File: flow/run.sh
#!/bin/bash
# the make line also repeats each setting of config.mk as NAME=value (left out here)
make -C /OpenROAD-flow-scripts/flow DESIGN_CONFIG=/design/flow/config.mk WORK_HOME=/design/flow/orfs CLKGATE_MAP_FILE= finish
File: flow/config.mk
export PLATFORM = sky130hd
export DESIGN_NAME = lidar_system_top
export DESIGN_NICKNAME = lidar_system_top
export VERILOG_FILES = /design/flow/design.v
export SDC_FILE = /design/flow/constraint.sdc
export NUM_CORES = 4
export LEC_CHECK = 0
export CAP_MARGIN = 20
export CORE_MARGIN = 2
export CORE_UTILIZATION = 58
export SLEW_MARGIN = 20
File: flow/constraint.sdc
create_clock -name core_clock -period 5.35 [get_ports {clk}]
set_input_delay 1.0700 -clock core_clock [delete_from_list [all_inputs] [get_ports {clk}]]
set_output_delay 1.0700 -clock core_clock [all_outputs]
set_load 0.01 [all_outputs]
File: flow/design.v
`timescale 1ns/1ps
module RxD (
    input  wire       clk,
    input  wire       rx,        
    input  wire       rst,       
    output reg [7:0]  data,
    output reg        data_valid
);
    parameter CLK_FREQ = 100_000_000;            
    parameter BAUD     = 115200;
    localparam integer BAUD_TICKS = 868;         
    localparam integer HALF_BAUD  = 434;         
    reg [15:0] counter;                          
    reg [3:0]  bit_index;                        
    reg [9:0]  shift_reg;       
    reg [9:0]  next_shift;                      
    reg        receiving;                
    reg rx_ff1, rx_ff2; 
    wire rx_sync;
    always @(posedge clk) begin
        if (rst) begin
            rx_ff1 <= 1'b1;
            rx_ff2 <= 1'b1;
        end else begin
            rx_ff1 <= rx;
            rx_ff2 <= rx_ff1;
        end
    end
    assign rx_sync = rx_ff2;
    always @(posedge clk) begin
        if (rst) begin                           
            receiving  <= 1'b0;
            counter    <= 0;
            bit_index  <= 0;
            shift_reg  <= 10'b1111111111;
            data       <= 8'h00;
            data_valid <= 1'b0;
        end else begin
            data_valid <= 1'b0;                  
            if (!receiving) begin                
                if (rx_sync == 1'b0) begin
                    receiving <= 1'b1;           
                    counter   <= HALF_BAUD;      
                    bit_index <= 0;              
                end
            end else begin                       
                if (counter == BAUD_TICKS - 1) begin     
                    counter <= 0;                
                    next_shift = {rx_sync, shift_reg[9:1]};
                    shift_reg <= next_shift;
                    if (bit_index == 9) begin    
                        receiving  <= 1'b0;
                        data       <= next_shift[8:1];       
                        data_valid <= 1'b1;                  
                    end
                    bit_index <= bit_index + 1;      
                end else begin
                    counter <= counter + 1;          
                end
            end
        end
    end
endmodule
module TxD (
    input wire clk,
    input wire [7:0] data,
    input wire send,
    input wire rst,
    output reg tx,
    output reg busy
);
    parameter CLK_FREQ = 100000000;  
    parameter BAUD     = 115200;
    localparam integer BAUD_TICKS = 868;
    reg [15:0] counter;
    reg [3:0]  bit_index;
    reg [9:0]  shift_reg;
    always @(posedge clk) begin
        if (rst) begin
            busy      <= 1'b0;                 
            tx        <= 1'b1;                 
            counter   <= 0;
            bit_index <= 0;
            shift_reg <= 10'b1111111111;
        end 
        else begin
            if (!busy) begin
                tx <= 1'b1;  
                if (send) begin
                    shift_reg <= {1'b1, data, 1'b0}; 
                    busy      <= 1'b1;
                    counter   <= 0;
                    bit_index <= 0;
                end
            end 
            else begin 
                if (counter == BAUD_TICKS - 1) begin
                    counter   <= 0;
                    tx        <= shift_reg[0];  
                    shift_reg <= {1'b1, shift_reg[9:1]};  
                    bit_index <= bit_index + 1;
                    if (bit_index == 9) begin
                        busy <= 1'b0; 
                    end
                end 
                else begin
                    counter <= counter + 1;
                end
            end
        end
    end
endmodule
module data_parser (
    input  wire        clk,
    input  wire        rst,
    input  wire [7:0]  data_in,              
    input  wire        data_valid,           
    output reg  [7:0]  CT_out,               
    output reg [15:0]  FSA_out,
    output reg [15:0]  LSA_out,
    output reg         start_frame,          
    output reg         frame_done,
    output reg         sample_valid,         
    output reg [15:0]  sample_value,         
    output reg [15:0]  sample_idx           
);
    localparam S_HDR1      = 4'd0;          
    localparam S_HDR2      = 4'd1;
    localparam S_CT        = 4'd2;
    localparam S_FSA_LO    = 4'd3;
    localparam S_FSA_HI    = 4'd4;
    localparam S_LSA_LO    = 4'd5;
    localparam S_LSA_HI    = 4'd6;
    localparam S_SAMPLE_LO = 4'd7;
    localparam S_SAMPLE_HI = 4'd8;
    reg [3:0] state;                         
    reg [7:0] sample_lo;                     
    reg [15:0] next_sample_idx;              
    reg [15:0] sample_value_buf;
    reg [15:0] sample_idx_buf;
    reg        sample_ready;          
    reg        frame_done_pending;    
    always @(posedge clk) begin
        if (rst) begin                       
            state            <= S_HDR1;
            CT_out           <= 8'd0;
            FSA_out          <= 16'd0;
            LSA_out          <= 16'd0;
            start_frame      <= 1'b0;
            sample_valid     <= 1'b0;
            sample_value     <= 16'd0;
            sample_idx       <= 16'd0;
            frame_done       <= 1'b0;
            sample_lo        <= 8'd0;
            next_sample_idx  <= 16'd0;
            sample_value_buf <= 16'd0;
            sample_idx_buf   <= 16'd0;
            sample_ready     <= 1'b0;
            frame_done_pending<=1'b0;
        end else begin                       
            start_frame  <= 1'b0;
            sample_valid <= 1'b0;
            frame_done   <= 1'b0;
            if (sample_ready) begin
                sample_valid <= 1'b1;
                sample_value <= sample_value_buf;
                sample_idx   <= sample_idx_buf;
                if (frame_done_pending) begin
                    frame_done <= 1'b1;
                end
                sample_ready      <= 1'b0;
                frame_done_pending<= 1'b0;
            end
            case (state)
                S_HDR1: if (data_valid && data_in == 8'h55) state <= S_HDR2;      
                S_HDR2: if (data_valid) begin                       
                    if (data_in == 8'hAA) state <= S_CT;
                    else if (data_in == 8'h55) state <= S_HDR2;      
                    else state <= S_HDR1;                            
                end
                S_CT: if (data_valid) begin              
                    CT_out <= data_in;
                    start_frame <= 1'b1;
                    state <= S_FSA_LO;
                end
                S_FSA_LO: if (data_valid) begin          
                    FSA_out[7:0] <= data_in;
                    state <= S_FSA_HI;
                end
                S_FSA_HI: if (data_valid) begin          
                    FSA_out[15:8] <= data_in;
                    state <= S_LSA_LO;
                end
                S_LSA_LO: if (data_valid) begin          
                    LSA_out[7:0] <= data_in;
                    state <= S_LSA_HI;
                end
                S_LSA_HI: if (data_valid) begin          
                    LSA_out[15:8] <= data_in;
                    next_sample_idx <= 16'd0;            
                    state <= S_SAMPLE_LO;
                end
                S_SAMPLE_LO: if (data_valid) begin       
                    sample_lo <= data_in;
                    state <= S_SAMPLE_HI;
                end
                S_SAMPLE_HI: if (data_valid) begin
                    sample_value_buf <= {data_in, sample_lo};        
                    sample_idx_buf   <= next_sample_idx;
                    sample_ready     <= 1'b1;
                    if (next_sample_idx + 1 == CT_out) begin         
                        frame_done_pending <= 1'b1;
                        next_sample_idx <= 16'd0;
                        state <= S_HDR1;
                    end else begin
                        next_sample_idx <= next_sample_idx + 1;      
                        state <= S_SAMPLE_LO;
                    end
                end
                default: state <= S_HDR1;                            
            endcase
        end
    end
endmodule
module sample_processor (
    input  wire        clk,
    input  wire        rst,
    input  wire        start_frame,
    input  wire        sample_valid,
    input  wire [15:0] sample_value,
    input  wire [15:0] sample_idx_in,
    output reg  [15:0] max_idx,
    output reg  [15:0] min_idx,
    output reg  [15:0] max_dist,
    output reg  [15:0] min_dist,
    output reg  [15:0] obs_alert
);
    wire [10:0] THRESH = 11'b10000000000;
    wire is_close = sample_value < THRESH;
    wire [15:0] mask = (sample_idx_in < 16) ? (16'h1 << sample_idx_in) : 16'h0;
    always @(posedge clk) begin
        if (rst) begin                       
            max_idx  <= 16'd0;
            min_idx  <= 16'd0;
            max_dist <= 16'd0;
            min_dist <= 16'hFFFF;
            obs_alert<= 16'd0;
        end else if (start_frame) begin
            max_idx  <= 16'd0;                       
            min_idx  <= 16'd0;
            max_dist <= 16'd0;
            min_dist <= 16'hFFFF;
            obs_alert<= 16'd0;
        end else if (sample_valid) begin
            if (sample_value > max_dist) begin       
                max_dist <= sample_value;
                max_idx  <= sample_idx_in;
            end
            if (sample_value < min_dist) begin
                min_dist <= sample_value;
                min_idx  <= sample_idx_in;
            end
            obs_alert <= obs_alert | (mask & {16{is_close}});
        end
    end
endmodule
module angle_calc_simple (
    input  wire        clk,
    input  wire        rst,         
    input  wire        start,       
    input  wire [15:0] FSA,
    input  wire [15:0] LSA,
    input  wire [7:0]  CT,         
    input  wire [15:0] max_idx, 
    input  wire [15:0] min_idx,
    output reg  [15:0] max_angle,
    output reg  [15:0] min_angle,
    output reg         done         
);
    function [4:0] ct_log2;
        input [7:0] in_ct;
        begin
            case (in_ct)
                8'd1:   ct_log2 = 5'd0;
                8'd2:   ct_log2 = 5'd1;
                8'd4:   ct_log2 = 5'd2;
                8'd8:   ct_log2 = 5'd3;
                8'd16:  ct_log2 = 5'd4;
                8'd32:  ct_log2 = 5'd5;
                8'd64:  ct_log2 = 5'd6;
                8'd128: ct_log2 = 5'd7;
                default: ct_log2 = 5'd0;
            endcase
        end
    endfunction
    reg [15:0] FSA_r, LSA_r;
    reg [7:0]  CT_r;
    reg [15:0] max_idx_r, min_idx_r;
    reg [31:0] span_r;    
    reg [4:0]  k_r;       
    reg        do_calc;   
    wire [31:0] delta_w;
    assign delta_w = (k_r == 5'd0) ? span_r : (span_r >> k_r);
    wire [47:0] prod_max_w = delta_w * max_idx_r;
    wire [47:0] prod_min_w = delta_w * min_idx_r;
    wire [47:0] sum_max_w = prod_max_w + {32'd0, FSA_r};
    wire [47:0] sum_min_w = prod_min_w + {32'd0, FSA_r};
    wire [47:0] sum_max_adj_w = (sum_max_w >= 48'd36000) ? (sum_max_w - 48'd36000) : sum_max_w;
    wire [47:0] sum_min_adj_w = (sum_min_w >= 48'd36000) ? (sum_min_w - 48'd36000) : sum_min_w;
    always @(posedge clk) begin
        if (rst) begin                                   
            FSA_r     <= 16'd0;
            LSA_r     <= 16'd0;
            CT_r      <= 8'd0;
            max_idx_r <= 16'd0;
            min_idx_r <= 16'd0;
            span_r    <= 32'd0;
            k_r       <= 5'd0;
            do_calc   <= 1'b0;
            max_angle <= 16'd0;
            min_angle <= 16'd0;
            done      <= 1'b0;
        end else begin
            done <= 1'b0;
            if (start) begin                             
                FSA_r     <= FSA;
                LSA_r     <= LSA;
                CT_r      <= CT;
                max_idx_r <= max_idx;
                min_idx_r <= min_idx;
                if (LSA >= FSA) span_r <= LSA - FSA;     
                else             span_r <= (LSA + 16'd36000) - FSA;
                k_r <= ct_log2(CT);
                do_calc <= 1'b1;
            end else if (do_calc) begin                  
                max_angle <= sum_max_adj_w[15:0];
                min_angle <= sum_min_adj_w[15:0];
                done <= 1'b1;
                do_calc <= 1'b0;
            end
        end
    end
endmodule
`timescale 1ns/1ps
module distance_process (
    input  wire        clk,
    input  wire        rst,
    input  wire [7:0]  data_in,
    input  wire        data_valid,
    output wire [15:0] max_idx,
    output wire [15:0] min_idx,
    output wire [15:0] max_dist,
    output wire [15:0] min_dist,
    output wire [15:0] obs_alert,
    output wire [15:0] max_angle,
    output wire [15:0] min_angle,
    output wire        angle_done
);
    wire [7:0]  CT_w;
    wire [15:0] FSA_w, LSA_w;
    wire        start_frame_w;
    wire        sample_valid_w;
    wire [15:0] sample_value_w;
    wire [15:0] sample_idx_w;
    wire        frame_done_w;
    data_parser u_parser (
        .clk(clk),
        .rst(rst),
        .data_in(data_in),
        .data_valid(data_valid),
        .CT_out(CT_w),
        .FSA_out(FSA_w),
        .LSA_out(LSA_w),
        .start_frame(start_frame_w),
        .sample_valid(sample_valid_w),
        .sample_value(sample_value_w),
        .sample_idx(sample_idx_w),
        .frame_done(frame_done_w)
    );
    sample_processor u_sp (
        .clk(clk),
        .rst(rst),
        .start_frame(start_frame_w),
        .sample_valid(sample_valid_w),
        .sample_value(sample_value_w),
        .sample_idx_in(sample_idx_w),
        .max_idx(max_idx),
        .min_idx(min_idx),
        .max_dist(max_dist),
        .min_dist(min_dist),
        .obs_alert(obs_alert)
    );
    reg frame_done_d;
    reg angle_start_pulse;
    always @(posedge clk) begin
        if (rst) begin
            frame_done_d <= 1'b0;                
            angle_start_pulse <= 1'b0;
        end else begin
            frame_done_d <= frame_done_w;        
            angle_start_pulse <= frame_done_d;
        end
    end
    angle_calc_simple u_angle (
        .clk(clk),
        .rst(rst),
        .start(angle_start_pulse),
        .FSA(FSA_w),
        .LSA(LSA_w),
        .CT(CT_w),
        .max_idx(max_idx),
        .min_idx(min_idx),
        .max_angle(max_angle),
        .min_angle(min_angle),
        .done(angle_done)
    );
endmodule
`timescale 1ns/1ps
module lidar_system_top (
    input  wire clk,
    input  wire rst,
    input  wire rx,      
    output wire tx,      
    output wire [15:0] dbg_max_idx,
    output wire [15:0] dbg_min_idx,
    output wire [15:0] dbg_max_dist,
    output wire [15:0] dbg_min_dist,
    output wire [15:0] dbg_obs_alert,
    output wire [15:0] dbg_max_angle,
    output wire [15:0] dbg_min_angle,
    output wire        dbg_angle_done
);
    wire [7:0] rx_data;
    wire       rx_valid;
    RxD u_rxd (
        .clk(clk),
        .rx(rx),
        .rst(rst),
        .data(rx_data),
        .data_valid(rx_valid)
    );
    wire [15:0] max_idx, min_idx, max_dist, min_dist, obs_alert;
    wire [15:0] max_angle, min_angle;
    wire        angle_done;
    distance_process u_dp (
        .clk(clk),
        .rst(rst),
        .data_in(rx_data),
        .data_valid(rx_valid),
        .max_idx(max_idx),
        .min_idx(min_idx),
        .max_dist(max_dist),
        .min_dist(min_dist),
        .obs_alert(obs_alert),
        .max_angle(max_angle),
        .min_angle(min_angle),
        .angle_done(angle_done)
    );
    reg [7:0] tx_data;               
    reg       tx_send;               
    wire      tx_busy;               
    reg [31:0] tx_packet;            
    TxD u_txd (
        .clk(clk),
        .rst(rst),
        .data(tx_data),
        .send(tx_send),
        .tx(tx),
        .busy(tx_busy)
    );
    localparam TX_IDLE  = 3'd0;  
    localparam TX_PREP  = 3'd1;  
    localparam TX_SEND  = 3'd2;  
    localparam TX_WAIT  = 3'd3;  
    reg [2:0] tx_state;     
    reg [1:0] byte_ptr;     
    reg [15:0] send_word;   
    reg angle_done_d;
    always @(posedge clk) begin
        if (rst) angle_done_d <= 1'b0;
        else     angle_done_d <= angle_done;
    end
    always @(posedge clk) begin
        if (rst) begin                           
            tx_state   <= TX_IDLE;
            tx_send    <= 1'b0;
            tx_data    <= 8'd0;
            tx_packet  <= 32'd0;
            byte_ptr   <= 2'd0;
        end else begin
            tx_send <= 1'b0;
            case (tx_state)
                TX_IDLE: begin
                    if (angle_done_d) begin
                        tx_packet <= { min_angle[15:8], min_angle[7:0], max_angle[15:8], max_angle[7:0] };
                        byte_ptr <= 2'd0;            
                        tx_state <= TX_PREP;         
                    end
                end
                TX_PREP: begin
                    case (byte_ptr)                 
                        2'd0: tx_data <= tx_packet[7:0];     
                        2'd1: tx_data <= tx_packet[15:8];    
                        2'd2: tx_data <= tx_packet[23:16];   
                        2'd3: tx_data <= tx_packet[31:24];   
                        default: tx_data <= 8'h00;
                    endcase
                    tx_state <= TX_SEND;
                end
                TX_SEND: begin
                    if (!tx_busy) begin          
                        tx_send <= 1'b1;
                        tx_state <= TX_WAIT;
                    end
                end
                TX_WAIT: begin                       
                    if (!tx_busy) begin
                        if (byte_ptr == 2'd3) begin  
                            byte_ptr <= 2'd0;
                            tx_state <= TX_IDLE;
                       end else begin                
                            byte_ptr <= byte_ptr + 1'b1;
                            tx_state <= TX_PREP;
                        end
                    end
                end
                default: tx_state <= TX_IDLE;        
            endcase
        end
    end
    assign dbg_max_idx   = max_idx;
    assign dbg_min_idx   = min_idx;
    assign dbg_max_dist  = max_dist;
    assign dbg_min_dist  = min_dist;
    assign dbg_obs_alert = obs_alert;
    assign dbg_max_angle = max_angle;
    assign dbg_min_angle = min_angle;
    assign dbg_angle_done = angle_done;
endmodule
==> results of run 1 <==
[final cells by class]
| type | instances | area [um^2] |
|---|---|---|
| well taps | 1176 | 1470 |
| fillers | 7247 | 25500 |
| clock inverters | 26 | 332 |
| inverters | 1070 | 4020 |
| clock buffers | 55 | 1220 |
| flip-flops and latches | 446 | 8940 |
| multi-input cells | 4391 | 40300 |
| repair buffers | 945 | 8450 |
[repair_timing]
item / in CTS / in global routing
hold buffers: 0 / 0
endpoints found under the setup margin: 22 / 22
pin swaps: 77 / 63
endpoints found under the hold margin: 0 / 0
setup buffers: 41 / 26
gates cloned: 5 / 2
gates resized: 138 / 140
[layer usage]
metal | GRT usage (%) | up-vias | routed length [um]
met5 | 0 | - | 0
met4 | 15.1 | 0 | 8120
met3 | 4.13 | 347 | 11300
met2 | 59.1 | 1714 | 77500
met1 | 47.4 | 22700 | 69000
li1 | - | 21100 | -
[through the flow]
| step | util (%) | instances | hold WS, ps | setup TNS [ps] | setup WS (ps) |
|---|---|---|---|---|---|
| global route | 71.7 | 8109 | 427 | -67690 | -3180 |
| CTS | 70.8 | 8082 | 426 | -57940 | -2720 |
| finish | 71.7 | 8109 | 428 | -60660 | -2830 |
| floorplan | - | 6254 | 389 | -43980 | -2080 |
| detailed placement | 67.8 | 7955 | 410 | -62830 | -2960 |
| global placement | 67.8 | 7955 | 402 | -60790 | -2860 |
==> results.cfg, run 1 <==
; generated from flow reports
[routing]
wl_mm = 166
drc = 0
first_pass_iters = 6
via_count = 45800
detail_route.antenna_diodes = 0
routed_wire_length_per_instance_um = 20.5
via_per_inst = 5.65
initial_drt_markers = 3419
drt.antenna.violating_nets = 0

[critical_path]
reg2reg_slack_ps = -2830
crit-reg2reg-launch = u_dp.u_angle.k_r[1]
cp-start-kind = flip-flop
critPathKind = reg -> reg
critical_path_peak_fanout = 8
r2r_cells = 32
crit_path_max_incr_delay_ps = 560
worst-path-buf-inv = 8
cp.required_ps = 5800
critical_path_depth = 32
crit_path_end = u_dp.u_angle.min_angle[15]
cpLargestDelayFamily = adder cells
critical_path.endpoint_type = flip-flop
critPathArrivalTime_ps = 8630
r2r_end = u_dp.u_angle.min_angle[15]
path_common_cell = sky130_fd_sc_hd__fa_1
critical_path.slowest_cell = sky130_fd_sc_hd__fa_1
cp-startpoint = u_dp.u_angle.k_r[1]

[yosys]
synthMuxAreaShare_pct = 4.05
postSynth.topFlopCell = sky130_fd_sc_hd__dfxtp_1
synthesis.area_um2 = 53100
postSynth.asyncResetShare_pct = 0
synth_top_cell_by_count = sky130_fd_sc_hd__inv_1
yosys_cells = 6254
yosys.area.top_type = sky130_fd_sc_hd__fa_1
netlist_logic_family_top = adder cells
edf_count = 0
yosys.stat.chipArea_um2 = 53100
postSynthRegisterBits = 446
common_cells = sky130_fd_sc_hd__inv_1 (1067), sky130_fd_sc_hd__nand2_1 (879), sky130_fd_sc_hd__fa_1 (814)
synthTopCellsByArea = sky130_fd_sc_hd__fa_1 (31%), sky130_fd_sc_hd__dfxtp_1 (17%), sky130_fd_sc_hd__ha_1 (8.4%)
yosys.area_share.xor_xnor_pct = 1.77
yosys.stat.seqShare_pct = 16.8
yosys.area.top_type_share_pct = 30.7
ys_sh_aoi_pct = 10.3
synth_simple_gate_area_share_pct = 17.8
synthesis.area_per_instance_um2 = 8.48
synth_nets = 7429
post_synth_num_cell_types = 93
yosysWarningCount = 7
synth_adder_area_share_pct = 39.2
syn_inst_count = 6254

[global_route]
grt.total_usage_pct = 35.6
antenna_found_initial = 1
grt_first_pass_wirelength_mm = 261
first_global_vias = 47200
grt-ovfl-total = 0
grt_start_max_net_pins = 128

[power]
intPower_mw = 5.27
p_comb_mw = 0.0814
pwr_density_cell_nw_per_um2 = 105
top_pwr_grp = the clock network
power_consumed_by_sequential_cells_mw = 3.33
irDropWorstVdd_uv = 277
p_switching_mw = 1.53
power.total_mw = 6.81
p_clk_mw = 3.40
p_clk_share_pct = 49.9
share_seq_of_total_power_pct = 48.9
power.switching_fraction_pct = 22.5
total_leakage_power_nw = 31.4
comb_power_share_pct = 1.2

[cts]
clock_tree.buffer_depth = 3
cts_htree_levels = 2
cts-root-buf = sky130_fd_sc_hd__clkbuf_16
clkSlewWorstSetupHoldPaths_ps = 70
clock_sink_count = 446
insertion_delay_to_the_later_sink_of_the_worst_skew_pair_ps = 610
cts_buffers = 45
tritoncts = yes

[floorplan]
floorplan.core_util_pct = 58.8
std_cell_rows = 110
placeableCoreArea_um2 = 90300
chipArea_um2 = 93900
chipHeight_um = 306
die_width_um = 306
design.portCount = 117

[cells_and_area]
design.final.nets = 8074
flow.area_growth_from_synthesis_pct = 22.1
non_filler_cell_area_final_um2 = 64800

[placed_design]
port_buffers = 116
globalplace.congestion = 0.991
dpl-instance-area_um2 = 61200
detailedPlacementHpwl_mm = 133

[timing]
tightest_slew_ps = 1120
post-route-period-util_pct = 153
relSlewSlack_pct = 25.4
timing.fmax_mhz = 122
postLayoutSetupSlackWorst_ps = -2830
final-hold-violation-count = 0
timing_max_transition_violations_final = 0
final.min_clock_period_ps = 8180
rsz0062_at_grt = true
finalSetupViolCount = 22
clock-skew-final_ps = 25.4

[min_path]
min_path_type = reg -> reg
holdCritStartpoint = u_rxd.rx_ff1
holdPathStages = 1
timing.hold.worst_endpoint = u_rxd.rx_ff2

[run]
maxCapViolCount = 0
warning_count = 56

[outcome]
checkFailReasons = setup timing
result_of_the_run = complete, but fails checks
==> inputs of run 2 (changes only) <==
ABC_AREA = 1   (was unset)
CAP_MARGIN = 40   (was 20)
CELL_PAD_IN_SITES_GLOBAL_PLACEMENT = 3   (was unset)
CORE_ASPECT_RATIO = 0.69   (was unset)
CORE_UTILIZATION = 31   (was 58)
CTS_CLUSTER_DIAMETER = 167   (was unset)
GPL_ROUTABILITY_DRIVEN = 0   (was unset)
GPL_TIMING_DRIVEN = 1   (was unset)
PLACE_DENSITY_LB_ADDON = 0.13   (was unset)
SETUP_SLACK_MARGIN = 0.91   (was unset)
SLEW_MARGIN = 35   (was 20)
TNS_END_PERCENT = 5   (was unset)
clock period = 9.37 ns   (was 5.35 ns; I/O delays follow)
==> results.cfg, run 2 <==
; generated from flow reports
[outcome]
result_of_the_run = timing/DRC/antenna clean

[power]
comb_power_share_pct = 1.5
power.total_mw = 4.17
share_seq_of_total_power_pct = 45.5
p_comb_mw = 0.0640
top_pwr_grp = the clock network
p_clk_share_pct = 52.9
p_clk_mw = 2.21
intPower_mw = 3.19
total_leakage_power_nw = 29.7
power.switching_fraction_pct = 23.6
power_consumed_by_sequential_cells_mw = 1.90
irDropWorstVdd_uv = 125
pwr_density_cell_nw_per_um2 = 69.3
p_switching_mw = 0.985

[critical_path]
crit_path_end = u_dp.u_angle.min_angle[10]
critical_path.slowest_cell = sky130_fd_sc_hd__fa_1
r2r_end = u_dp.u_angle.min_angle[10]
reg2reg_slack_ps = 1270
r2r_cells = 34
worst-path-buf-inv = 7
cp.required_ps = 9890
critical_path_peak_fanout = 25
cpLargestDelayFamily = adder cells
cp-startpoint = u_dp.u_angle.k_r[0]
critPathKind = reg -> reg
critical_path.endpoint_type = flip-flop
critical_path_depth = 34
path_common_cell = sky130_fd_sc_hd__nand2_1
critPathArrivalTime_ps = 8620
cp-start-kind = flip-flop
crit-reg2reg-launch = u_dp.u_angle.k_r[0]
crit_path_max_incr_delay_ps = 570

[floorplan]
chipArea_um2 = 176000
design.portCount = 117
floorplan.core_util_pct = 31.2
std_cell_rows = 126
die_width_um = 504
placeableCoreArea_um2 = 171000
chipHeight_um = 349

[yosys]
synth_simple_gate_area_share_pct = 21.1
synthMuxAreaShare_pct = 0.0375
synthesis.area_per_instance_um2 = 7.36
postSynth.asyncResetShare_pct = 0
yosysWarningCount = 7
yosys.stat.chipArea_um2 = 53400
yosys.area_share.xor_xnor_pct = 1.19
postSynth.topFlopCell = sky130_fd_sc_hd__dfxtp_1
yosys.area.top_type = sky130_fd_sc_hd__fa_1
netlist_logic_family_top = adder cells
synth_nets = 8436
postSynthRegisterBits = 446
yosys.area.top_type_share_pct = 30.5
syn_inst_count = 7261
synthesis.area_um2 = 53400
edf_count = 0
yosys_cells = 7261
synth_adder_area_share_pct = 38.9
common_cells = sky130_fd_sc_hd__nand2_1 (1652), sky130_fd_sc_hd__inv_1 (1644), sky130_fd_sc_hd__fa_1 (814)
synth_top_cell_by_count = sky130_fd_sc_hd__nand2_1
post_synth_num_cell_types = 56
ys_sh_aoi_pct = 8.53
synthTopCellsByArea = sky130_fd_sc_hd__fa_1 (31%), sky130_fd_sc_hd__dfxtp_1 (17%), sky130_fd_sc_hd__nand2_1 (12%)
yosys.stat.seqShare_pct = 16.7

[global_route]
grt_first_pass_wirelength_mm = 321
grt_start_max_net_pins = 83
first_global_vias = 47200
grt-ovfl-total = 0
grt.total_usage_pct = 24.7
antenna_found_initial = 12

[timing]
timing.fmax_mhz = 123
clock-skew-final_ps = 43.7
timing_max_transition_violations_final = 0
tightest_slew_ps = 874
fin_tns_setup_ps = 0
final.min_clock_period_ps = 8100
postLayoutSetupSlackWorst_ps = 1270
relSlewSlack_pct = 41.7
post-route-period-util_pct = 86.4
finalSetupViolCount = 0
rsz0062_at_grt = true
final-hold-violation-count = 0

[min_path]
holdCritStartpoint = u_rxd.rx_ff1
timing.hold.worst_endpoint = u_rxd.rx_ff2
min_path_type = reg -> reg
holdPathStages = 1

[routing]
first_pass_iters = 6
via_count = 46300
wl_mm = 214
routed_wire_length_per_instance_um = 22.0
via_per_inst = 4.76
drt.antenna.violating_nets = 0
initial_drt_markers = 3917
drc = 0

[cts]
clock_sink_count = 446
clock_tree.buffer_depth = 3
cts_buffers = 52
cts_htree_levels = 2
insertion_delay_to_the_later_sink_of_the_worst_skew_pair_ps = 670
clkSlewWorstSetupHoldPaths_ps = 60
tritoncts = yes
cts-root-buf = sky130_fd_sc_hd__clkbuf_16

[run]
maxCapViolCount = 0
warning_count = 49

[placed_design]
port_buffers = 116
post-place-ws_ps = 735
detailedPlacementHpwl_mm = 180

[cells_and_area]
design.final.nets = 8540
final-comb-area_um2 = 37500
flow.area_growth_from_synthesis_pct = 12.7
filler_cell_count = 18400
seqCellArea_um2 = 8930
run 2: final cells by class:
type                            instances  area share, %
Sequential cell                       446           14.8
Timing Repair inverter                  3         0.0333
Timing Repair Buffer                  291           4.39
Clock inverter                         22          0.518
Inverter                             1672           10.5
Multi-Input combinational cell       4899           62.4
Tap cell                             2304           4.79
Antenna cell                            3         0.0125
Clock buffer                           75           2.52
run 2: metrics by stage:
| step | instances | utilization (%) | instance area [um^2] | hold slack (ps) |
|---|---|---|---|---|
| final | 9715 | 35.2 | 60200 | 419 |
| after CTS | 9680 | 34.8 | 59500 | 417 |
| after global routing | 9712 | 35.2 | 60200 | 430 |
| after floorplan | 7261 | - | 53400 | 388 |
| after detailed placement | 9583 | 33.7 | 57700 | 397 |
| after global placement | 9580 | 33.7 | 57600 | 398 |
run 2: what timing repair did:
action                     CTS  global route
gates resized                7           100
hold buffers                 0             0
cloned                       0             5
pin swaps                    0             4
setup endpoints to repair   22            22
buffers inserted             0            26
run 2: metal layers:
| metal | vias to the layer above | GRT usage (%) | wire [um] |
|---|---|---|---|
| met3 | 139 | 4.58 | 15200 |
| met2 | 1260 | 34.5 | 84100 |
| li1 | 22000 | - | - |
| met4 | 6 | 3.27 | 2910 |
| met5 | - | 0 | 40 |
| met1 | 22800 | 39.5 | 112000 |
==> inputs of run 3 (changes only) <==
ABC_AREA = unset   (was 1)
CAP_MARGIN = 20   (was 40)
CELL_PAD_IN_SITES_DETAIL_PLACEMENT = 2   (was unset)
CELL_PAD_IN_SITES_GLOBAL_PLACEMENT = unset   (was 3)
CORE_ASPECT_RATIO = unset   (was 0.69)
CORE_UTILIZATION = 56   (was 31)
CTS_CLUSTER_DIAMETER = 33   (was 167)
GPL_TIMING_DRIVEN = unset   (was 1)
MAX_ROUTING_LAYER = met4   (was unset)
PLACE_DENSITY = 0.64   (was unset)
PLACE_DENSITY_LB_ADDON = unset   (was 0.13)
SETUP_SLACK_MARGIN = 1.56   (was 0.91)
SLEW_MARGIN = 5   (was 35)
TNS_END_PERCENT = unset   (was 5)
clock period = 5.6 ns   (was 9.37 ns; I/O delays follow)
==> results.cfg, run 3 <==
; flow metrics
[placed_design]
port_buffers = 116

[yosys]
yosys.stat.chipArea_um2 = 53100
postSynth.topFlopCell = sky130_fd_sc_hd__dfxtp_1
synth_adder_area_share_pct = 39.2
post_synth_num_cell_types = 93
yosys.area_share.xor_xnor_pct = 1.77
synthesis.area_um2 = 53100
synth_nets = 7429
syn_inst_count = 6254
postSynth.asyncResetShare_pct = 0
edf_count = 0
synthesis.area_per_instance_um2 = 8.48
synth_top_cell_by_count = sky130_fd_sc_hd__inv_1
yosys_cells = 6254
yosys.area.top_type = sky130_fd_sc_hd__fa_1
netlist_logic_family_top = adder cells
synth_simple_gate_area_share_pct = 17.8
common_cells = sky130_fd_sc_hd__inv_1 (1067), sky130_fd_sc_hd__nand2_1 (879), sky130_fd_sc_hd__fa_1 (814)
yosys.area.top_type_share_pct = 30.7
yosys.stat.seqShare_pct = 16.8
yosysWarningCount = 7
postSynthRegisterBits = 446
synthTopCellsByArea = sky130_fd_sc_hd__fa_1 (31%), sky130_fd_sc_hd__dfxtp_1 (17%), sky130_fd_sc_hd__ha_1 (8.4%)
ys_sh_aoi_pct = 10.3
synthMuxAreaShare_pct = 4.05

[floorplan]
floorplan.core_util_pct = 56.7
chipArea_um2 = 97200
std_cell_rows = 112
chipHeight_um = 312
die_width_um = 312
design.portCount = 117
placeableCoreArea_um2 = 93600

[outcome]
stop_stage = detailed placement (3_5_place_dp)
flow.first_error = [ERROR DPL-0033] detailed placement checks failed during check placement.
result_of_the_run = aborted with a tool error
run 3: stage by stage:
step / hold WS, ps / total power [mW]
2_1_floorplan: 389 / 3.31
3_3_place_gp: 397 / 3.33
==> inputs of run 4 (changes only) <==
CELL_PAD_IN_SITES_DETAIL_PLACEMENT = unset   (was 2)
CORE_UTILIZATION = 33   (was 56)
CTS_CLUSTER_DIAMETER = unset   (was 33)
GPL_ROUTABILITY_DRIVEN = unset   (was 0)
MAX_ROUTING_LAYER = unset   (was met4)
PLACE_DENSITY = 0.6   (was 0.64)
SETUP_SLACK_MARGIN = unset   (was 1.56)
SLEW_MARGIN = 20   (was 5)
clock period = 10.5 ns   (was 5.6 ns; I/O delays follow)
==> results.cfg, run 4 <==
; generated from flow reports
[placed_design]
detailedPlacementHpwl_mm = 127
post-place-ws_ps = 528
globalplace.congestion = 0.942
port_buffers = 116

[timing]
relSlewSlack_pct = 27.8
timing_max_transition_violations_final = 0
post-route-period-util_pct = 97.3
final.min_clock_period_ps = 10220
tightest_slew_ps = 1080
timing.fmax_mhz = 97.9
rsz0062_at_grt = false
clock-skew-final_ps = 54.4
finalSetupViolCount = 0
postLayoutSetupSlackWorst_ps = 283
final-hold-violation-count = 0
fin_tns_setup_ps = 0

[floorplan]
std_cell_rows = 147
chipHeight_um = 405
design.portCount = 117
floorplan.core_util_pct = 33.1
die_width_um = 405
placeableCoreArea_um2 = 160000
chipArea_um2 = 164000

[global_route]
grt_use_met3_pct = 3.26
grt_use_met1_pct = 26.8
grt.total_usage_pct = 19.6
grt_start_max_net_pins = 101
antenna_found_initial = 1
grt_first_pass_wirelength_mm = 255
grt-ovfl-total = 0
busiest_layer = met2
first_global_vias = 44000
grtUsageMet2_pct = 32.0

[yosys]
yosysWarningCount = 7
postSynth.topFlopCell = sky130_fd_sc_hd__dfxtp_1
netlist_logic_family_top = adder cells
yosys_cells = 6254
synth_adder_area_share_pct = 39.2
synth_top_cell_by_count = sky130_fd_sc_hd__inv_1
yosys.area.top_type_share_pct = 30.7
edf_count = 0
synthMuxAreaShare_pct = 4.05
post_synth_num_cell_types = 93
ys_sh_aoi_pct = 10.3
synth_nets = 7429
synthesis.area_um2 = 53100
common_cells = sky130_fd_sc_hd__inv_1 (1067), sky130_fd_sc_hd__nand2_1 (879), sky130_fd_sc_hd__fa_1 (814)
yosys.stat.seqShare_pct = 16.8
yosys.area_share.xor_xnor_pct = 1.77
yosys.area.top_type = sky130_fd_sc_hd__fa_1
synth_simple_gate_area_share_pct = 17.8
syn_inst_count = 6254
synthesis.area_per_instance_um2 = 8.48
postSynthRegisterBits = 446
synthTopCellsByArea = sky130_fd_sc_hd__fa_1 (31%), sky130_fd_sc_hd__dfxtp_1 (17%), sky130_fd_sc_hd__ha_1 (8.4%)
postSynth.asyncResetShare_pct = 0
yosys.stat.chipArea_um2 = 53100

[min_path]
min_path_type = reg -> reg
holdPathStages = 1
timing.hold.worst_endpoint = u_rxd.rx_ff2
holdCritStartpoint = u_rxd.rx_ff1

[power]
irDropWorstVdd_uv = 143
pwr_density_cell_nw_per_um2 = 58.2
power_consumed_by_sequential_cells_mw = 1.69
p_comb_mw = 0.0406
share_seq_of_total_power_pct = 50.2
p_clk_share_pct = 48.6
p_clk_mw = 1.64
intPower_mw = 2.62
total_leakage_power_nw = 27.2
comb_power_share_pct = 1.2
top_pwr_grp = sequential cells
p_switching_mw = 0.763
power.switching_fraction_pct = 22.6

[critical_path]
crit_path_end = u_dp.u_angle.min_angle[12]
reg2reg_slack_ps = 280
critical_path_depth = 31
worst-path-buf-inv = 8
critical_path_peak_fanout = 23
cp-start-kind = flip-flop
path_common_cell = sky130_fd_sc_hd__fa_1
crit-reg2reg-launch = u_dp.u_angle.k_r[0]
cp-startpoint = u_dp.u_angle.k_r[0]
r2r_end = u_dp.u_angle.min_angle[12]
critPathArrivalTime_ps = 10660
crit_path_max_incr_delay_ps = 700
critPathKind = reg -> reg
critical_path.endpoint_type = flip-flop
critical_path.slowest_cell = sky130_fd_sc_hd__a2111oi_0
r2r_cells = 31
cp.required_ps = 10940
cpLargestDelayFamily = adder cells

[routing]
routed_wire_length_per_instance_um = 19.0
detail_route.antenna_diodes = 0
via_per_inst = 5.07
wl_mm = 159
first_pass_iters = 8
initial_drt_markers = 3068
via_count = 42400
drc = 0
drt.antenna.violating_nets = 0

[cells_and_area]
flow.area_growth_from_synthesis_pct = 9.33
filler_cell_count = 16500
design.final.nets = 7342

[cts]
cts_htree_levels = 2
clkSlewWorstSetupHoldPaths_ps = 70
cts-root-buf = sky130_fd_sc_hd__clkbuf_16
insertion_delay_to_the_later_sink_of_the_worst_skew_pair_ps = 620
clock_sink_count = 446
tritoncts = yes
cts_buffers = 42
clock_tree.buffer_depth = 3

[run]
maxCapViolCount = 0
warning_count = 49

[outcome]
result_of_the_run = timing/DRC/antenna clean
[run 4: layer usage]
| layer | share of wire (%) | vias up |
|---|---|---|
| met2 | 46 | 1347 |
| li1 | - | 19600 |
| met3 | 6.8 | 225 |
| met1 | 44 | 21300 |
| met4 | 2.8 | 0 |
| met5 | 0 | - |
[run 4: cell type report]
type | instances | area, um^2 | area share, %
multi-input cells | 4390 | 38900 | 67.1
flip-flops and latches | 446 | 8940 | 15.4
inverters | 1070 | 4020 | 6.92
well taps | 2160 | 2700 | 4.66
repair buffers | 217 | 1960 | 3.37
clock buffers | 60 | 1210 | 2.08
clock inverters | 17 | 267 | 0.459
[run 4: stage by stage]
stage               area, um^2  cells  hold WS (ps)  power (mW)  util [%]
global route             58000   8360           442        3.48      36.2
CTS                      57900   8358           419        3.42      36.2
global placement         56400   8280           400        1.77      35.2
detailed placement       56500   8281           403        1.77      35.3
finish                   58000   8360           419        3.38      36.2
floorplan                53100   6254           389        1.76         -
[run 4: timing repair]
item / 4_1_cts / 5_1_grt
endpoints found under the hold margin: 0 / 0
resized: 0 / 4
buffers inserted: 0 / 2
setup endpoints to repair: 0 / 7
hold buffers: 0 / 0
==> inputs of run 5 (changes only) <==
CORE_UTILIZATION = 40   (was 33)
clock period = 12.1 ns   (was 10.5 ns; I/O delays follow)
==> results.cfg, run 5 <==
; generated from flow reports
[power]
power.switching_fraction_pct = 23.2
comb_power_share_pct = 1.2
p_clk_share_pct = 48.6
top_pwr_grp = sequential cells
p_switching_mw = 0.679
p_clk_mw = 1.42
power_consumed_by_sequential_cells_mw = 1.47
irDropWorstVdd_uv = 137
p_comb_mw = 0.0361
intPower_mw = 2.25
share_seq_of_total_power_pct = 50.2
total_leakage_power_nw = 27.1
pwr_density_cell_nw_per_um2 = 51.2

[yosys]
yosys.area_share.xor_xnor_pct = 1.77
ys_sh_aoi_pct = 10.3
postSynth.asyncResetShare_pct = 0
netlist_logic_family_top = adder cells
synth_nets = 7429
synthesis.area_um2 = 53100
synthMuxAreaShare_pct = 4.05
yosys.area.top_type_share_pct = 30.7
yosys.stat.seqShare_pct = 16.8
synthesis.area_per_instance_um2 = 8.48
synth_top_cell_by_count = sky130_fd_sc_hd__inv_1
post_synth_num_cell_types = 93
yosysWarningCount = 7
yosys.stat.chipArea_um2 = 53100
postSynth.topFlopCell = sky130_fd_sc_hd__dfxtp_1
postSynthRegisterBits = 446
common_cells = sky130_fd_sc_hd__inv_1 (1067), sky130_fd_sc_hd__nand2_1 (879), sky130_fd_sc_hd__fa_1 (814)
synthTopCellsByArea = sky130_fd_sc_hd__fa_1 (31%), sky130_fd_sc_hd__dfxtp_1 (17%), sky130_fd_sc_hd__ha_1 (8.4%)
synth_simple_gate_area_share_pct = 17.8
yosys.area.top_type = sky130_fd_sc_hd__fa_1
syn_inst_count = 6254
edf_count = 0
synth_adder_area_share_pct = 39.2
yosys_cells = 6254

[global_route]
antenna_found_initial = 0
first_global_vias = 43700
grt-ovfl-total = 0
grt_start_max_net_pins = 97
grt.total_usage_pct = 23.3
grt_first_pass_wirelength_mm = 251

[critical_path]
cpLargestDelayFamily = adder cells
path_common_cell = sky130_fd_sc_hd__fa_1
critPathArrivalTime_ps = 11010
reg2reg_slack_ps = 1630
cp.required_ps = 12640
crit_path_end = u_dp.u_angle.max_angle[6]
r2r_end = u_dp.u_angle.max_angle[6]
crit_path_max_incr_delay_ps = 870
cp-start-kind = flip-flop
critical_path.slowest_cell = sky130_fd_sc_hd__dfxtp_1
r2r_cells = 27
critPathKind = reg -> reg
critical_path_depth = 27
crit-reg2reg-launch = u_dp.u_angle.k_r[0]
critical_path_peak_fanout = 23
critical_path.endpoint_type = flip-flop
cp-startpoint = u_dp.u_angle.k_r[0]
worst-path-buf-inv = 4

[cells_and_area]
seqCellArea_um2 = 8930
non_filler_cell_area_final_um2 = 57300
filler_cell_count = 13000
final-comb-area_um2 = 38900
design.final.nets = 7326
flow.area_growth_from_synthesis_pct = 8.02

[routing]
drc = 0
via_per_inst = 5.32
first_pass_iters = 5
routed_wire_length_per_instance_um = 19.7
initial_drt_markers = 3097
detail_route.antenna_diodes = 0
via_count = 42300
drt.antenna.violating_nets = 0
wl_mm = 156

[cts]
cts-root-buf = sky130_fd_sc_hd__clkbuf_16
tritoncts = yes
cts_buffers = 44
clkSlewWorstSetupHoldPaths_ps = 70
clock_sink_count = 446
clock_tree.buffer_depth = 3
holdBufCountCts = 0
cts_setup_buffers = 0
cts-resized-gates = 0
cts_htree_levels = 2
insertion_delay_to_the_later_sink_of_the_worst_skew_pair_ps = 630

[min_path]
holdCritStartpoint = u_rxd.rx_ff1
min_path_type = reg -> reg
holdPathStages = 1
timing.hold.worst_endpoint = u_rxd.rx_ff2

[placed_design]
globalplace.congestion = 0.912
dpl-instance-area_um2 = 55800
post-place-ws_ps = 1670
port_buffers = 116
detailedPlacementHpwl_mm = 122

[floorplan]
floorplan.core_util_pct = 40.3
placeableCoreArea_um2 = 132000
chipHeight_um = 368
chipArea_um2 = 136000
die_width_um = 368
design.portCount = 117
std_cell_rows = 133

[timing]
tightest_slew_ps = 1100
finalSetupViolCount = 0
timing_max_transition_violations_final = 0
post-route-period-util_pct = 86.5
postLayoutSetupSlackWorst_ps = 1630
clock-skew-final_ps = 65.0
rsz0062_at_grt = false
final-hold-violation-count = 0
timing.fmax_mhz = 95.5
final.min_clock_period_ps = 10470
fin_tns_setup_ps = 0
relSlewSlack_pct = 26.9

[outcome]
result_of_the_run = timing/DRC/antenna clean

[run]
warning_count = 47
maxCapViolCount = 0
-- run 5: area by class of cell --
type | count | share of cell area [%]
multi-input cells | 4390 | 67.8
flip-flops and latches | 446 | 15.6
inverters | 1070 | 7.01
well taps | 1755 | 3.83
repair buffers | 199 | 3.12
clock buffers | 60 | 2.17
clock inverters | 21 | 0.441
-- run 5: through the flow --
step	instances	hold slack, ps	power, mW	util [%]
5_1_grt	7941	429	3.02	43.5
3_3_place_gp	7860	405	1.54	42.4
2_1_floorplan	6254	389	1.53	-
3_5_place_dp	7860	402	1.54	42.4
6_report	7941	413	2.93	43.5
4_1_cts	7941	419	2.97	43.5
-- run 5: layer usage --
| metal | track usage [%] | wire, um |
|---|---|---|
| met3 | 2.72 | 9150 |
| met2 | 39.0 | 73800 |
| met1 | 32.0 | 68700 |
| met5 | 0 | 0 |
| met4 | 6.11 | 4520 |
==> inputs of run 6 (changes only) <==
CAP_MARGIN = 40   (was 20)
CORE_ASPECT_RATIO = 1.14   (was unset)
CORE_UTILIZATION = 72   (was 40)
CTS_CLUSTER_SIZE = 15   (was unset)
GPL_ROUTABILITY_DRIVEN = 0   (was unset)
GPL_TIMING_DRIVEN = 1   (was unset)
MAX_ROUTING_LAYER = met4   (was unset)
PLACE_DENSITY = unset   (was 0.6)
PLACE_DENSITY_LB_ADDON = 0.06   (was unset)
SETUP_SLACK_MARGIN = -0.29   (was unset)
TNS_END_PERCENT = 95   (was unset)
clock period = 7.38 ns   (was 12.1 ns; I/O delays follow)
==> results.cfg, run 6 <==
; generated from flow reports
[outcome]
result_of_the_run = complete, but fails checks
checkFailReasons = setup timing

[cts]
clock_tree.buffer_depth = 3
clock_sink_count = 446
cts_buffers = 42
insertion_delay_to_the_later_sink_of_the_worst_skew_pair_ps = 610
clkSlewWorstSetupHoldPaths_ps = 70
cts-root-buf = sky130_fd_sc_hd__clkbuf_16
tritoncts = yes
cts_htree_levels = 2

[yosys]
postSynthRegisterBits = 446
synthMuxAreaShare_pct = 4.05
yosys.area_share.xor_xnor_pct = 1.77
synthesis.area_per_instance_um2 = 8.48
yosys.stat.seqShare_pct = 16.8
synth_adder_area_share_pct = 39.2
ys_sh_aoi_pct = 10.3
post_synth_num_cell_types = 93
synth_simple_gate_area_share_pct = 17.8
postSynth.topFlopCell = sky130_fd_sc_hd__dfxtp_1
synth_nets = 7429
postSynth.asyncResetShare_pct = 0
synthesis.area_um2 = 53100
yosys_cells = 6254
yosys.stat.chipArea_um2 = 53100
synth_top_cell_by_count = sky130_fd_sc_hd__inv_1
yosys.area.top_type = sky130_fd_sc_hd__fa_1
netlist_logic_family_top = adder cells
common_cells = sky130_fd_sc_hd__inv_1 (1067), sky130_fd_sc_hd__nand2_1 (879), sky130_fd_sc_hd__fa_1 (814)
edf_count = 0
yosysWarningCount = 7
yosys.area.top_type_share_pct = 30.7
syn_inst_count = 6254
synthTopCellsByArea = sky130_fd_sc_hd__fa_1 (31%), sky130_fd_sc_hd__dfxtp_1 (17%), sky130_fd_sc_hd__ha_1 (8.4%)

[min_path]
min_path_type = reg -> reg
holdCritStartpoint = u_rxd.rx_ff1
holdPathStages = 1
timing.hold.worst_endpoint = u_rxd.rx_ff2

[timing]
clock-skew-final_ps = 22.6
finalSetupViolCount = 22
rsz0062_at_grt = true
tightest_slew_ps = 894
final-hold-violation-count = 0
timing.fmax_mhz = 109
post-route-period-util_pct = 124
relSlewSlack_pct = 40.4
final.min_clock_period_ps = 9160
timing_max_transition_violations_final = 0
postLayoutSetupSlackWorst_ps = -1780

[power]
top_pwr_grp = sequential cells
p_clk_share_pct = 49.2
p_clk_mw = 2.40
comb_power_share_pct = 1.2
irDropWorstVdd_uv = 200
p_switching_mw = 1.09
power_consumed_by_sequential_cells_mw = 2.41
p_comb_mw = 0.0602
total_leakage_power_nw = 30.6
power.switching_fraction_pct = 22.4
intPower_mw = 3.78
pwr_density_cell_nw_per_um2 = 77.2
share_seq_of_total_power_pct = 49.5

[critical_path]
critical_path_depth = 32
critical_path.endpoint_type = flip-flop
r2r_end = u_dp.u_angle.min_angle[15]
reg2reg_slack_ps = -1780
r2r_cells = 32
crit_path_max_incr_delay_ps = 700
cpLargestDelayFamily = adder cells
critical_path.slowest_cell = sky130_fd_sc_hd__o21ai_2
cp-startpoint = u_dp.u_angle.k_r[1]
critPathKind = reg -> reg
crit_path_end = u_dp.u_angle.min_angle[15]
worst-path-buf-inv = 9
crit-reg2reg-launch = u_dp.u_angle.k_r[1]
cp-start-kind = flip-flop
critPathArrivalTime_ps = 9640
path_common_cell = sky130_fd_sc_hd__buf_12
cp.required_ps = 7850
critical_path_peak_fanout = 12

[floorplan]
placeableCoreArea_um2 = 73200
die_width_um = 258
std_cell_rows = 106
floorplan.core_util_pct = 72.5
chipHeight_um = 294
design.portCount = 117
chipArea_um2 = 75900

[global_route]
first_global_vias = 50800
grt_start_max_net_pins = 188
grt-ovfl-total = 0
grt.total_usage_pct = 47.7
antenna_found_initial = 6
grt_first_pass_wirelength_mm = 273

[run]
maxCapViolCount = 0
warning_count = 54

[routing]
drt.antenna.violating_nets = 0
routed_wire_length_per_instance_um = 24.1
initial_drt_markers = 6106
via_count = 50000
wl_mm = 188
first_pass_iters = 11
drc = 0
via_per_inst = 6.40

[placed_design]
detailedPlacementHpwl_mm = 133
dp_cells = 7649
port_buffers = 116
post-place-ws_ps = -1260

[cells_and_area]
final-instance-count-excl-fill = 7809
flow.area_growth_from_synthesis_pct = 18.8
design.final.nets = 7965
==> run 6: layout make-up <==
class                      count  area (um^2)
antenna                       14         35.0
clock buffer                  57         1190
clock inverter                20          317
fill                        3870        10100
inverter                    1070         4020
multi-input combinational   4390        40000
sequential                   446         8950
tap                          972         1220
timing repair buffer         840         7320
==> run 6: timing repair <==
action,4_1_cts,5_1_grt
cloned,2,2
setup buffers,34,34
resized,147,157
hold buffers,0,0
setup endpoints to repair,22,22
pin swaps,50,102
==> run 6: stage by stage <==
step           util (%)  setup TNS (ps)  hold slack [ps]  area, um^2  power (mW)
5_1_grt            86.1          -37380              435       63100        4.96
2_1_floorplan         -           -5130              389       53200        2.51
3_5_place_dp       81.4          -23630              396       59600        2.52
6_report           86.1          -36850              407       63100        4.87
3_3_place_gp       81.2          -20570              392       59500        2.52
4_1_cts            84.8          -13440              411       62100        4.86
==> run 6: routing by layer <==
metal  GRT usage (%)  vias to the layer above  part of all wire [%]
met5               -                        -                     0
met1            53.1                    23600                    32
met2            75.0                     3843                    44
met3            11.6                     1624                    13
met4            34.7                        0                    11
li1                -                    20800                     -
==> inputs of run 7 (changes only) <==
ABC_AREA = 0   (was unset)
CAP_MARGIN = 20   (was 40)
CORE_ASPECT_RATIO = 1.67   (was 1.14)
CORE_UTILIZATION = 40   (was 72)
CTS_CLUSTER_SIZE = unset   (was 15)
GPL_ROUTABILITY_DRIVEN = unset   (was 0)
GPL_TIMING_DRIVEN = 0   (was 1)
HOLD_SLACK_MARGIN = 0.11   (was unset)
MAX_ROUTING_LAYER = unset   (was met4)
PLACE_DENSITY_LB_ADDON = unset   (was 0.06)
SETUP_SLACK_MARGIN = unset   (was -0.29)
SLEW_MARGIN = 5   (was 20)
TNS_END_PERCENT = 90   (was 95)
clock period = 10.0 ns   (was 7.38 ns; I/O delays follow)
==> results.cfg, run 7 <==
; generated from flow reports
[cts]
insertion_delay_to_the_later_sink_of_the_worst_skew_pair_ps = 580
clock_tree.buffer_depth = 3
clkSlewWorstSetupHoldPaths_ps = 70
cts_htree_levels = 2
cts_buffers = 37
clock_sink_count = 446
tritoncts = yes
cts-root-buf = sky130_fd_sc_hd__clkbuf_16
holdBufCountCts = 0

[timing]
post-route-period-util_pct = 97.9
tightest_slew_ps = 1310
finalSetupViolCount = 0
clock-skew-final_ps = 28.1
postLayoutSetupSlackWorst_ps = 207
fin_tns_setup_ps = 0
relSlewSlack_pct = 11.8
final-hold-violation-count = 0
final.min_clock_period_ps = 9790
whs_ps = 417
rsz0062_at_grt = false
timing_max_transition_violations_final = 0
timing.fmax_mhz = 102

[placed_design]
detailedPlacementHpwl_mm = 169
post-place-ws_ps = -2210
port_buffers = 116
dpl-instance-area_um2 = 56500
dp_cells = 8118
globalplace.congestion = 1.08

[routing]
drc = 0
initial_drt_markers = 2773
drt.antenna.violating_nets = 0
via_per_inst = 5.44
first_pass_iters = 8
via_count = 44600
wl_mm = 201
routed_wire_length_per_instance_um = 24.5

[cells_and_area]
final-instance-count-excl-fill = 8193
non_filler_cell_area_final_um2 = 58100
design.final.nets = 7600
final_util_pct = 44.1
filler_cell_count = 13300
flow.area_growth_from_synthesis_pct = 9.51

[critical_path]
critical_path_peak_fanout = 10
r2r_cells = 31
critPathArrivalTime_ps = 10310
critPathKind = reg -> reg
crit_path_max_incr_delay_ps = 550
critical_path.endpoint_type = flip-flop
reg2reg_slack_ps = 210
path_common_cell = sky130_fd_sc_hd__fa_1
critical_path_depth = 31
critical_path.slowest_cell = sky130_fd_sc_hd__fa_1
cp.required_ps = 10510
r2r_end = u_dp.u_angle.max_angle[6]
crit-reg2reg-launch = u_dp.u_angle.k_r[1]
crit_path_end = u_dp.u_angle.max_angle[6]
cp-start-kind = flip-flop
worst-path-buf-inv = 9
cp-startpoint = u_dp.u_angle.k_r[1]
cpLargestDelayFamily = adder cells

[power]
pwr_density_cell_nw_per_um2 = 57.8
power_consumed_by_sequential_cells_mw = 1.78
power.switching_fraction_pct = 22.9
intPower_mw = 2.59
p_comb_mw = 0.0672
p_clk_mw = 1.51
power.total_mw = 3.36
comb_power_share_pct = 2.0
irDropWorstVdd_uv = 283
p_switching_mw = 0.769
share_seq_of_total_power_pct = 53.0
total_leakage_power_nw = 27.4
top_pwr_grp = sequential cells
p_clk_share_pct = 45.0

[yosys]
netlist_logic_family_top = adder cells
synth_adder_area_share_pct = 39.2
edf_count = 0
post_synth_num_cell_types = 93
yosys.area_share.xor_xnor_pct = 1.77
synthesis.area_um2 = 53100
synthesis.area_per_instance_um2 = 8.48
yosys_cells = 6254
yosys.stat.seqShare_pct = 16.8
syn_inst_count = 6254
synthTopCellsByArea = sky130_fd_sc_hd__fa_1 (31%), sky130_fd_sc_hd__dfxtp_1 (17%), sky130_fd_sc_hd__ha_1 (8.4%)
yosys.area.top_type_share_pct = 30.7
postSynthRegisterBits = 446
synth_simple_gate_area_share_pct = 17.8
synth_nets = 7429
yosys.stat.chipArea_um2 = 53100
yosys.area.top_type = sky130_fd_sc_hd__fa_1
postSynth.topFlopCell = sky130_fd_sc_hd__dfxtp_1
yosysWarningCount = 7
synth_top_cell_by_count = sky130_fd_sc_hd__inv_1
common_cells = sky130_fd_sc_hd__inv_1 (1067), sky130_fd_sc_hd__nand2_1 (879), sky130_fd_sc_hd__fa_1 (814)
postSynth.asyncResetShare_pct = 0
ys_sh_aoi_pct = 10.3
synthMuxAreaShare_pct = 4.05

[floorplan]
die_width_um = 286
floorplan.core_util_pct = 40.3
chipArea_um2 = 136000
placeableCoreArea_um2 = 132000
std_cell_rows = 172
chipHeight_um = 475
design.portCount = 117

[global_route]
grt.total_usage_pct = 29.8
grt_first_pass_wirelength_mm = 299
grt-ovfl-total = 0
antenna_found_initial = 4
first_global_vias = 47300
grt_start_max_net_pins = 17

[min_path]
holdCritStartpoint = u_rxd.rx_ff1
holdPathStages = 1
min_path_type = reg -> reg
timing.hold.worst_endpoint = u_rxd.rx_ff2

[run]
warning_count = 47
maxCapViolCount = 0

[outcome]
result_of_the_run = timing/DRC/antenna clean
==> run 7: layer usage <==
metal,vias to the layer above,wire (um),GRT usage [%]
met5,-,0,0
met4,0,22900,27.3
met3,789,11000,4.54
met2,1676,103000,54.7
met1,22000,64400,28.4
li1,20100,-,-
==> run 7: what timing repair did <==
action,in CTS,in global routing
resized,99,61
endpoints found under the setup margin,22,22
buffers inserted,6,6
pin swaps,4,5
==> run 7: area by class of cell <==
type	count	area, um^2	share of cell area [%]
Antenna cell	5	12.5	0.0215
Buffer	344	1460	2.52
Clock buffer	51	1070	1.84
Clock inverter	11	119	0.205
Inverter	1070	4020	6.91
Multi-Input combinational cell	4390	39000	67.1
Sequential cell	446	8930	15.4
Tap cell	1740	2180	3.75
Timing Repair Buffer	136	1340	2.30
==> inputs of run 8 (changes only) <==
ABC_AREA = 1   (was 0)
CORE_ASPECT_RATIO = unset   (was 1.67)
CORE_UTILIZATION = 72   (was 40)
CTS_CLUSTER_DIAMETER = 252   (was unset)
GPL_TIMING_DRIVEN = unset   (was 0)
HOLD_SLACK_MARGIN = unset   (was 0.11)
PLACE_DENSITY_LB_ADDON = 0.25   (was unset)
SLEW_MARGIN = 20   (was 5)
TNS_END_PERCENT = unset   (was 90)
clock period = 7.67 ns   (was 10.0 ns; I/O delays follow)
==> results.cfg, run 8 <==
; generated from flow reports
[yosys]
postSynth.asyncResetShare_pct = 0
synth_top_cell_by_count = sky130_fd_sc_hd__nand2_1
netlist_logic_family_top = adder cells
edf_count = 0
synthesis.area_per_instance_um2 = 7.36
post_synth_num_cell_types = 56
yosys.area.top_type_share_pct = 30.5
yosys.stat.seqShare_pct = 16.7
synthesis.area_um2 = 53400
synthTopCellsByArea = sky130_fd_sc_hd__fa_1 (31%), sky130_fd_sc_hd__dfxtp_1 (17%), sky130_fd_sc_hd__nand2_1 (12%)
yosys.stat.chipArea_um2 = 53400
synth_simple_gate_area_share_pct = 21.1
yosysWarningCount = 7
synth_adder_area_share_pct = 38.9
yosys_cells = 7261
ys_sh_aoi_pct = 8.53
postSynth.topFlopCell = sky130_fd_sc_hd__dfxtp_1
yosys.area_share.xor_xnor_pct = 1.19
postSynthRegisterBits = 446
common_cells = sky130_fd_sc_hd__nand2_1 (1652), sky130_fd_sc_hd__inv_1 (1644), sky130_fd_sc_hd__fa_1 (814)
synth_nets = 8436
syn_inst_count = 7261
yosys.area.top_type = sky130_fd_sc_hd__fa_1
synthMuxAreaShare_pct = 0.0375

[critical_path]
critPathArrivalTime_ps = 8290
critPathKind = reg -> reg
crit-reg2reg-launch = u_dp.u_angle.k_r[1]
r2r_end = u_dp.u_angle.max_angle[6]
critical_path.slowest_cell = sky130_fd_sc_hd__fa_1
cp-start-kind = flip-flop
critical_path_peak_fanout = 9
crit_path_max_incr_delay_ps = 670
cpLargestDelayFamily = adder cells
reg2reg_slack_ps = -80
crit_path_end = u_dp.u_angle.max_angle[6]
critical_path.endpoint_type = flip-flop
cp-startpoint = u_dp.u_angle.k_r[1]
r2r_cells = 34
cp.required_ps = 8210
critical_path_depth = 34
path_common_cell = sky130_fd_sc_hd__nand2_1
worst-path-buf-inv = 6

[cts]
insertion_delay_to_the_later_sink_of_the_worst_skew_pair_ps = 630
clkSlewWorstSetupHoldPaths_ps = 60
tritoncts = yes
holdBufCountCts = 0
clock_sink_count = 446
cts_htree_levels = 2
cts-root-buf = sky130_fd_sc_hd__clkbuf_16
clock_tree.buffer_depth = 3
cts_buffers = 45

[placed_design]
globalplace.congestion = 1.07
dp_cells = 8303
detailedPlacementHpwl_mm = 142
port_buffers = 116

[power]
p_clk_mw = 2.54
intPower_mw = 3.80
power_consumed_by_sequential_cells_mw = 2.32
irDropWorstVdd_uv = 232
share_seq_of_total_power_pct = 47.0
p_comb_mw = 0.0758
total_leakage_power_nw = 30.0
pwr_density_cell_nw_per_um2 = 82.4
comb_power_share_pct = 1.5
top_pwr_grp = the clock network
power.switching_fraction_pct = 22.9
p_switching_mw = 1.13
p_clk_share_pct = 51.4

[routing]
drc = 0
routed_wire_length_per_instance_um = 22.2
initial_drt_markers = 6632
via_per_inst = 6.12
drt.antenna.violating_nets = 0
first_pass_iters = 9
via_count = 51500
wl_mm = 187

[global_route]
grt_start_max_net_pins = 85
grt.total_usage_pct = 47.7
antenna_found_initial = 7
grt-ovfl-total = 0
first_global_vias = 52400
grt_first_pass_wirelength_mm = 283

[timing]
tightest_slew_ps = 1160
timing.fmax_mhz = 129
whs_ps = 434
final.min_clock_period_ps = 7750
rsz0062_at_grt = true
finalSetupViolCount = 5
post-route-period-util_pct = 101
postLayoutSetupSlackWorst_ps = -75.5
clock-skew-final_ps = 28.3
relSlewSlack_pct = 22.4
final-hold-violation-count = 0
timing_max_transition_violations_final = 0

[min_path]
min_path_type = reg -> reg
holdPathStages = 2
holdCritStartpoint = u_dp.u_angle.done
timing.hold.worst_endpoint = angle_done_d

[floorplan]
floorplan.core_util_pct = 73.0
placeableCoreArea_um2 = 73200
die_width_um = 276
chipHeight_um = 276
std_cell_rows = 99
design.portCount = 117
chipArea_um2 = 76400

[cells_and_area]
final-instance-count-excl-fill = 8425
final_util_pct = 81.7
flow.area_growth_from_synthesis_pct = 12.0
design.final.nets = 8602

[run]
warning_count = 48
maxCapViolCount = 0

[outcome]
result_of_the_run = complete, but fails checks
checkFailReasons = setup timing
==> run 8: timing repair <==
item	4_1_cts	5_1_grt
setup buffers	5	24
gates resized	37	310
pin swaps	3	55
setup endpoints to repair	22	22
gates cloned	2	5
==> run 8: cell type report <==
type	instances	area, um^2
inverters	1672	6310
well taps	959	1200
flip-flops and latches	446	8940
multi-input cells	4900	38300
repair buffers	362	3370
clock inverters	27	450
diodes	3	7.51
fillers	4582	13400
clock buffers	56	1240
==> run 8: per-layer routing <==
layer,vias up,track usage [%],part of all wire [%]
li1,22100,-,-
met1,24300,55.1,33
met2,3861,74.1,44
met3,1238,16.0,14
met4,8,35.2,9.4
met5,-,1.81,0.11
==> run 8: per-stage QoR <==
step           total power [mW]  instance area [um^2]  setup TNS (ps)  worst slack, ps
2_1_floorplan              2.42                 53400               0              343
3_3_place_gp               2.44                 56500           -3920             -273
3_5_place_dp               2.44                 56500           -5520             -352
4_1_cts                    4.91                 58400               0             41.6
5_1_grt                    5.01                 59800           -2930             -224
6_report                   4.93                 59800            -179            -75.5
==> inputs of run 9 (changes only) <==
ABC_AREA = unset   (was 1)
CELL_PAD_IN_SITES_DETAIL_PLACEMENT = 2   (was unset)
CELL_PAD_IN_SITES_GLOBAL_PLACEMENT = 1   (was unset)
CORE_UTILIZATION = 34   (was 72)
CTS_CLUSTER_DIAMETER = unset   (was 252)
PLACE_DENSITY = 0.53   (was unset)
PLACE_DENSITY_LB_ADDON = unset   (was 0.25)
SETUP_SLACK_MARGIN = 4.32   (was unset)
TNS_END_PERCENT = 45   (was unset)
clock period = 15.9 ns   (was 7.67 ns; I/O delays follow)
==> results.cfg, run 9 <==
; generated from flow reports
[yosys]
synth_adder_area_share_pct = 39.2
yosys.stat.chipArea_um2 = 53100
synthMuxAreaShare_pct = 4.05
netlist_logic_family_top = adder cells
syn_inst_count = 6254
synth_nets = 7429
edf_count = 0
yosysWarningCount = 7
ys_sh_aoi_pct = 10.3
common_cells = sky130_fd_sc_hd__inv_1 (1067), sky130_fd_sc_hd__nand2_1 (879), sky130_fd_sc_hd__fa_1 (814)
yosys.stat.seqShare_pct = 16.8
synth_simple_gate_area_share_pct = 17.8
yosys.area.top_type = sky130_fd_sc_hd__fa_1
yosys.area_share.xor_xnor_pct = 1.77
postSynthRegisterBits = 446
post_synth_num_cell_types = 93
postSynth.topFlopCell = sky130_fd_sc_hd__dfxtp_1
yosys_cells = 6254
synthesis.area_per_instance_um2 = 8.48
postSynth.asyncResetShare_pct = 0
yosys.area.top_type_share_pct = 30.7
synth_top_cell_by_count = sky130_fd_sc_hd__inv_1
synthesis.area_um2 = 53100
synthTopCellsByArea = sky130_fd_sc_hd__fa_1 (31%), sky130_fd_sc_hd__dfxtp_1 (17%), sky130_fd_sc_hd__ha_1 (8.4%)

[critical_path]
crit_path_end = u_dp.u_angle.max_angle[6]
crit-reg2reg-launch = u_dp.u_angle.k_r[0]
critPathArrivalTime_ps = 11270
cp-start-kind = flip-flop
cpLargestDelayFamily = adder cells
critPathKind = reg -> reg
worst-path-buf-inv = 7
r2r_end = u_dp.u_angle.max_angle[6]
reg2reg_slack_ps = 5150
cp.required_ps = 16410
path_common_cell = sky130_fd_sc_hd__fa_1
critical_path_depth = 29
critical_path.endpoint_type = flip-flop
r2r_cells = 29
cp-startpoint = u_dp.u_angle.k_r[0]
crit_path_max_incr_delay_ps = 910
critical_path_peak_fanout = 32
critical_path.slowest_cell = sky130_fd_sc_hd__dfxtp_1

[timing]
timing_max_transition_violations_final = 0
postLayoutSetupSlackWorst_ps = 5150
fin_tns_setup_ps = 0
tightest_slew_ps = 1090
post-route-period-util_pct = 67.6
finalSetupViolCount = 0
final.min_clock_period_ps = 10750
relSlewSlack_pct = 27.6
clock-skew-final_ps = 28.1
final-hold-violation-count = 0
rsz0062_at_grt = false
timing.fmax_mhz = 93.0

[cts]
cts_buffers = 46
clock_sink_count = 446
clock_tree.buffer_depth = 3
cts-resized-gates = 0
clkSlewWorstSetupHoldPaths_ps = 60
insertion_delay_to_the_later_sink_of_the_worst_skew_pair_ps = 600
tritoncts = yes
cts-root-buf = sky130_fd_sc_hd__clkbuf_16
holdBufCountCts = 0
cts_setup_buffers = 0
cts_htree_levels = 2

[cells_and_area]
final-comb-area_um2 = 38900
seqCellArea_um2 = 8950
flow.area_growth_from_synthesis_pct = 9.07
final_util_pct = 37.4
filler_cell_count = 17500
design.final.nets = 7332
final-instance-count-excl-fill = 8237

[power]
comb_power_share_pct = 1.3
total_leakage_power_nw = 27.2
irDropWorstVdd_uv = 91.3
p_clk_mw = 1.18
share_seq_of_total_power_pct = 48.1
intPower_mw = 1.80
power.switching_fraction_pct = 22.8
pwr_density_cell_nw_per_um2 = 40.2
p_switching_mw = 0.530
power_consumed_by_sequential_cells_mw = 1.12
top_pwr_grp = the clock network
p_clk_share_pct = 50.6
p_comb_mw = 0.0291

[run]
warning_count = 47
maxCapViolCount = 0

[placed_design]
port_buffers = 116
detailedPlacementHpwl_mm = 153
dp_cells = 8152
post-place-ws_ps = 5290
globalplace.congestion = 0.846

[routing]
wl_mm = 195
wl_met2_mm = 95.7
drc = 0
routed_wire_length_per_instance_um = 23.7
uppermost_routed_layer = met4
via_count = 43000
initial_drt_markers = 2162
drt.antenna.violating_nets = 0
drt-met1-wl_mm = 84.4
via_per_inst = 5.22
first_pass_iters = 6
met3_wirelength_mm = 7.71

[floorplan]
chipArea_um2 = 159000
die_width_um = 399
floorplan.core_util_pct = 34.3
placeableCoreArea_um2 = 155000
chipHeight_um = 399
std_cell_rows = 144
design.portCount = 117

[global_route]
grt-ovfl-total = 0
antenna_found_initial = 5
grt_first_pass_wirelength_mm = 304
grt_start_max_net_pins = 86
grt.total_usage_pct = 25.0
first_global_vias = 49300

[min_path]
min_path_type = reg -> reg
holdCritStartpoint = u_rxd.rx_ff1
timing.hold.worst_endpoint = u_rxd.rx_ff2
holdPathStages = 1

[outcome]
result_of_the_run = timing/DRC/antenna clean
## run 9: through the flow
stage	hold slack (ps)	total power, mW	cell area, um^2
final	429	2.33	57900
after global routing	463	2.40	57900
after CTS	430	2.37	57900
after detailed placement	415	1.18	56200
after global placement	405	1.18	56200
after floorplan	389	1.16	53100
## run 9: area by class of cell
cell class                      count  share of cell area (%)
Tap cell                         2044                    4.42
Timing Repair Buffer              203                    3.14
Antenna cell                        1                 0.00432
Sequential cell                   446                    15.5
Multi-Input combinational cell   4390                    67.3
Clock inverter                     21                   0.467
Clock buffer                       62                    2.30
Inverter                         1070                    6.94
## run 9: per-layer routing
metal,global-route usage (%),vias up
li1,-,19500
met1,31.7,22500
met2,43.8,727
met3,2.94,222
met4,8.51,0
met5,0,-
Power figures rest on the tool's default switching activity, not on a simulated workload.
